Design mul, start of the top module:
module mul(
    input  wire        clk,
    input  wire        rst,
    input  wire [63:0] lm,
    input  wire [63:0] rm,
    input  wire [1:0]  Data_type,
    output reg  [19:0] mul_out
);
Size in the first run: about 6300 cells after synthesis, ~160 flip-flops, about 150 I/O pins, roughly 46000 µm² of cells after synthesis.
clock: 5.11 ns
lec_check: 0
cap_margin: 20
core_margin: 2
core_utilization: 72
cts_cluster_diameter: 386
cts_cluster_size: 21
setup_slack_margin: -0.35
slew_margin: 20
run.sh (not shown) runs the stock make flow with config.mk's settings and CLKGATE_MAP_FILE=.
The baseline ended with an error in 5_1_grt.
Next try:
- CORE_UTILIZATION: 72 -> 69
- CTS_CLUSTER_DIAMETER: 386 -> default
- CTS_CLUSTER_SIZE: 21 -> default
- SETUP_SLACK_MARGIN: -0.35 -> default
- clock period: 5.11 -> 6.26 ns (I/O delays scaled with it)
Now the flow finished clean.
Synthesized area is unchanged.
Synthesized cell count stays the same.
Die size rose by about 4.3%.


## run A
Starting RTL as in the previous note.
make LEC_CHECK=0 CAP_MARGIN=20 CORE_MARGIN=2 CORE_UTILIZATION=71 CTS_CLUSTER_SIZE=36 PLACE_DENSITY=0.65 SLEW_MARGIN=20 finish   # period 5.26 ns
Run A | ERROR | global routing (5_1_grt)
[inputs] run B vs run A
Settings: removing PLACE_DENSITY (formerly 0.65); changing CORE_UTILIZATION from 71 to 66; removing CTS_CLUSTER_SIZE (formerly 36); changing the clock period (ns, I/O delays scaled along) from 5.26 to 5.32.
- Finished, but not clean: run B, with setup timing.
- Comparing run B against run A, there is no change at all in number of instances in the synthesized netlist.
- Run B vs. run A: register bit count reported by yosys now sits at about the same level, worst-case setup slack after placement now sits higher, die boundary width now sits higher, number of setup buffers added after CTS now sits lower, height of the die now sits higher.
Input-level comparison between run C and run B:
Settings: CTS_CLUSTER_SIZE newly set to 33; SETUP_SLACK_MARGIN newly set to 0.87; the clock period (ns, I/O delays scaled along) changed from 5.32 to 3.47.
==> results <==
Status(run C) = ERROR, stage = clock tree synthesis (4_1_cts). The die area on run B is in line with that on run C. Run C vs. run B: die outline height comparable, parity-gate share of the synthesized area counting xor and xnor cells about even, synthesized cell area held steady. Re number of ports placed on the die boundary: no difference whatsoever between run B and run C. | Yosys chip area | run C vs run B | ≈ equal |.
Changes in run D relative to run C:
Settings: swapping 0.87 for -0.35 in SETUP_SLACK_MARGIN; clearing CTS_CLUSTER_SIZE, which used to be 33; swapping 3.47 for 5.11 in the clock period (ns, I/O delays scaled along).
## What came out
Changes observed in run D relative to run C: post-synth tally of flip-flops with integrated enable saw little to no change, final weighted congestion of routability-driven global placement rose about 1.8%, area fraction in full adders, half adders and majority gates ~0 delta, instance area at placement shrank by 5.7%, multiplexer share of the synthesized area has remained practically unchanged.
Placed cell count: run D < run C
From run D to run C, number of instances in the synthesized netlist did not move at all.
Changes observed in run D relative to run C: share of the core filled by cells before placement essentially unchanged; die size essentially unchanged; pre-CTS setup slack increased 1.17 ns; detailed placer's ending HPWL decreased about 6%.
Completing all stages was not enough for run D: its layout failed the final checks because of setup timing.
FAIL run C @ clock tree synthesis (4_1_cts): tool exited with error
Setup changes, run D to run E
Settings: CTS_CLUSTER_DIAMETER now 287, previously not set; ABC_AREA now 1, previously not set; CTS_CLUSTER_SIZE now 99, previously not set; PLACE_DENSITY now 0.4, previously not set; SETUP_SLACK_MARGIN no longer set, was -0.35; the clock period (ns, I/O delays scaled along) now 5.47, was 5.11.
Findings:
Run E finished every stage and its layout cleared the timing, DRC and antenna checks. Of run D and run E, the higher adder-cell area share of the yosys netlist belongs to run E. Changes observed in run E relative to run D: global-route usage lost 4.2 points; AND-OR/OR-AND share of the synthesized area went down; final hold slack now sits higher; arrival time at the worst endpoint down 0.60 ns; fraction of standard cell area that is sequential rose 0.69 points. In the metrics for run D and run E, the one carrying the lower number of cells in the yosys synthesis report is run D. Count of placed standard cells including taps: run E vs run D down 204.


Starting RTL as in the previous note.
Settings: LEC_CHECK=0, CAP_MARGIN=20, CELL_PAD_IN_SITES_DETAIL_PLACEMENT=0, CELL_PAD_IN_SITES_GLOBAL_PLACEMENT=2, CORE_ASPECT_RATIO=0.59, CORE_MARGIN=2, CORE_UTILIZATION=48, CTS_CLUSTER_DIAMETER=297, GPL_ROUTABILITY_DRIVEN=1, MAX_ROUTING_LAYER=met5, PLACE_DENSITY_LB_ADDON=0.14, SETUP_SLACK_MARGIN=1.44, SLEW_MARGIN=30, TNS_END_PERCENT=15; clock period 6.69 ns.
Next try:
Settings changed: ABC_AREA set to 1, CELL_PAD_IN_SITES_DETAIL_PLACEMENT 0 to unset, CELL_PAD_IN_SITES_GLOBAL_PLACEMENT 2 to unset, CORE_ASPECT_RATIO 0.59 to unset, CORE_UTILIZATION 48 to 72, CTS_CLUSTER_DIAMETER 297 to 227, GPL_ROUTABILITY_DRIVEN 1 to unset, MAX_ROUTING_LAYER met5 to unset, PLACE_DENSITY_LB_ADDON 0.14 to unset, SETUP_SLACK_MARGIN 1.44 to unset, SLEW_MARGIN 30 to 20, TNS_END_PERCENT 15 to unset.
Clock period 6.69 ns to 1.75 ns, I/O delays scaled along.
=>
- With this change the flow ended with an error in detailed placement (3_5_place_dp)
- synthesized area shrinks by 7.0%
- synthesized cell count rose by 1.2%
- die size goes down by 38%
Next try:
Settings changed: ABC_AREA 1 to unset, CTS_CLUSTER_DIAMETER 227 to unset, CTS_CLUSTER_SIZE set to 33, PLACE_DENSITY set to 0.65.
Clock period 1.75 ns to 5.32 ns, I/O delays scaled along.
Outcome:
- Now the flow aborted during global routing (5_1_grt)
- synthesized cell count goes down by 1.2%
- die area goes up by 7.4%
- area after synthesis goes up by 7.5%
Next try:
Settings changed: CORE_UTILIZATION 72 to 27, CTS_CLUSTER_SIZE 33 to unset, PLACE_DENSITY 0.65 to unset.
Clock period 5.32 ns to 10.2 ns, I/O delays scaled along.
Outcome: Now the flow completed without violations. Die area went up to 2.6 times its value. Synthesized area stays the same. Synthesized cell count is unchanged.


== JK ==
mul again, from the RTL that the note above started with.
Settings: LEC_CHECK=0, ABC_AREA=1, CAP_MARGIN=20, CORE_MARGIN=2, CORE_UTILIZATION=72, CTS_CLUSTER_DIAMETER=227, GPL_ROUTABILITY_DRIVEN=0, PLACE_DENSITY_LB_ADDON=0.01, SETUP_SLACK_MARGIN=0.51, SLEW_MARGIN=20; clock period 1.75 ns.
JK did not make it past 3_5_place_dp, where a tool error ended it.
--- input diff JK..MS ---
- CORE_UTILIZATION now 40, was 72
- GPL_ROUTABILITY_DRIVEN no longer set, was 0
- CTS_CLUSTER_DIAMETER no longer set, was 227
- PLACE_DENSITY_LB_ADDON no longer set, was 0.01
- ABC_AREA no longer set, was 1
- SETUP_SLACK_MARGIN no longer set, was 0.51
- the clock period (ns, I/O delays scaled along) now 6.26, was 1.75
Findings:
- MS has completed all stages; timing, DRC and antenna checks passed.
- Going from JK to MS, mux contribution to synthesized area +6.2 points; simple-gate area share of the yosys netlist -9.6 points.
- The die used by MS is larger than the one used by JK.
- Looking only at synthesized area, and setting everything else aside, the lower value of MS and JK goes to JK.
- Delta (MS minus JK): part of the Yosys area used for sequential elements now smaller; average cell area after synthesis now larger.
The following lists how AL was set up differently from MS:
- CTS_CLUSTER_SIZE: unset -> 37
- CORE_UTILIZATION: 40 -> 71
- PLACE_DENSITY: unset -> 0.65
- the clock period (ns, I/O delays scaled along): 6.26 -> 5.32
## What came out
Placed cell count on AL is down relative to MS.
AL: total placed instance area 7.1% above MS
The higher half-perimeter wire length after placement came out of AL.
As far as top-level port count goes, MS and AL are indistinguishable; the numbers are identical.
AL against MS: fraction of the yosys area taken by sequential cells essentially unchanged; post-synthesis instance total has remained practically unchanged; die extent in x lower.
MS: flow completed, timing, DRC and antenna clean
AL did not finish; a tool error ended it in 5_1_grt.
Looking at die area across both flows, AL is the stronger of the two, with MS trailing.
Changes in TR relative to AL:
- swapping 0.65 for 0.66 in PLACE_DENSITY
- swapping 37 for 34 in CTS_CLUSTER_SIZE
- swapping 5.32 for 5.26 in the clock period (ns, I/O delays scaled along)
--- outcome ---
Status: starting density of the core parity (AL, TR). On synthesized cell count, AL and TR are neck and neck. Summary of TR over AL: hold buffer count at CTS roughly the same, post-synthesis xor/xnor area fraction roughly the same, post-place instance area higher. Seen in the log of TR: GRT-0232 during 5_1_grt, after which the run never completed. From AL to TR the numbers moved as follows: count of cells resized by post-cts repair now sits higher; total instance count after detailed placement now sits higher.


Starting RTL as in the previous note.
clock: 3.56 ns
lec_check: 0
cap_margin: 20
core_margin: 2
core_utilization: 72
cts_cluster_diameter: 386
cts_cluster_size: 21
place_density: 0.67
setup_slack_margin: -0.35
slew_margin: 20
The first run ended with an error in clock tree synthesis (4_1_cts) on DPL-0038.
==> next run, changes <==
- CORE_UTILIZATION: 72 -> 65
- CTS_CLUSTER_DIAMETER: 386 -> unset
- CTS_CLUSTER_SIZE: 21 -> unset
- PLACE_DENSITY: 0.67 -> unset
- SETUP_SLACK_MARGIN: -0.35 -> unset
- clock period: 3.56 -> 5.26 ns (I/O delays scaled with it)
Result: With this change the flow finished but fails on setup timing; synthesized cell count does not change; area after synthesis stays the same; die area increases by 11%.
==> next run, changes <==
- CORE_UTILIZATION: 65 -> 40
- clock period: 5.26 -> 6.5 ns (I/O delays scaled with it)
What happened: With this change the flow produced a clean layout. Final area fell by 15%. Utilization fell by 41 points. Synthesized cell count does not change. Sequential power fell by 23%. Power fell by 36%. Register-to-register slack gets better by 1.5 ns. Setup slack gets better by 0.61 ns. Count of clock-buffer cells in the layout fell by 3. Sequential share of layout area rose by 0.92 points. Cell count fell by 5.1%. Clock skew rose by 0.0055 ns.
==> next run, changes <==
- CORE_MARGIN: 2 -> 10
- CORE_UTILIZATION: 40 -> 65
- CTS_CLUSTER_DIAMETER: unset -> 245
- CTS_CLUSTER_SIZE: unset -> 95
- PLACE_DENSITY: unset -> 0.76
- TNS_END_PERCENT: unset -> 5
=>
- power came out lower by 1.4%
- die area came out lower by 30%
- clock power barely changes
- setup slack is better by 0.026 ns
- final area came out lower by 1.3%
==> next run, changes <==
- CORE_ASPECT_RATIO: unset -> 0.5
- CORE_MARGIN: 10 -> 7
- CORE_UTILIZATION: 65 -> 60
- CTS_CLUSTER_DIAMETER: 245 -> 293
- CTS_CLUSTER_SIZE: 95 -> 99
- HOLD_SLACK_MARGIN: unset -> -0.09
- SETUP_SLACK_MARGIN: unset -> -0.65
- TNS_END_PERCENT: 5 -> 20
Routed wire length climbs by 3.5%.
Sequential cell count is unchanged.
Setup slack gets worse by 0.11 ns.
Synthesized area stays the same.
Via count hardly moves.
Register-to-register slack hardly moves.
Clock power grows by about 8%.
Total power climbs by 1.6%.
Worst hold slack improves by 0.16 ns.
==> next run, changes <==
- CORE_ASPECT_RATIO: 0.5 -> unset
- CORE_MARGIN: 7 -> 2
- CORE_UTILIZATION: 60 -> 34
- PLACE_DENSITY: 0.76 -> unset
- SETUP_SLACK_MARGIN: -0.65 -> unset
- TNS_END_PERCENT: 20 -> unset
Cell count is higher by 12%. Maximum frequency is higher by 2.6%. Final area rises by 3.9%. Combinational power rises by about 3%. Via count went down by about 1.8%. Global-route usage came out lower by 12 points. Die size grows by about 60%. Non-clock buffer count goes up by 134. Setup slack is better by 0.16 ns. Core utilization fell by 28 points. Routed wire length rose by 3.6%.
No activity file was given, so power comes from the tool's default toggle rates.
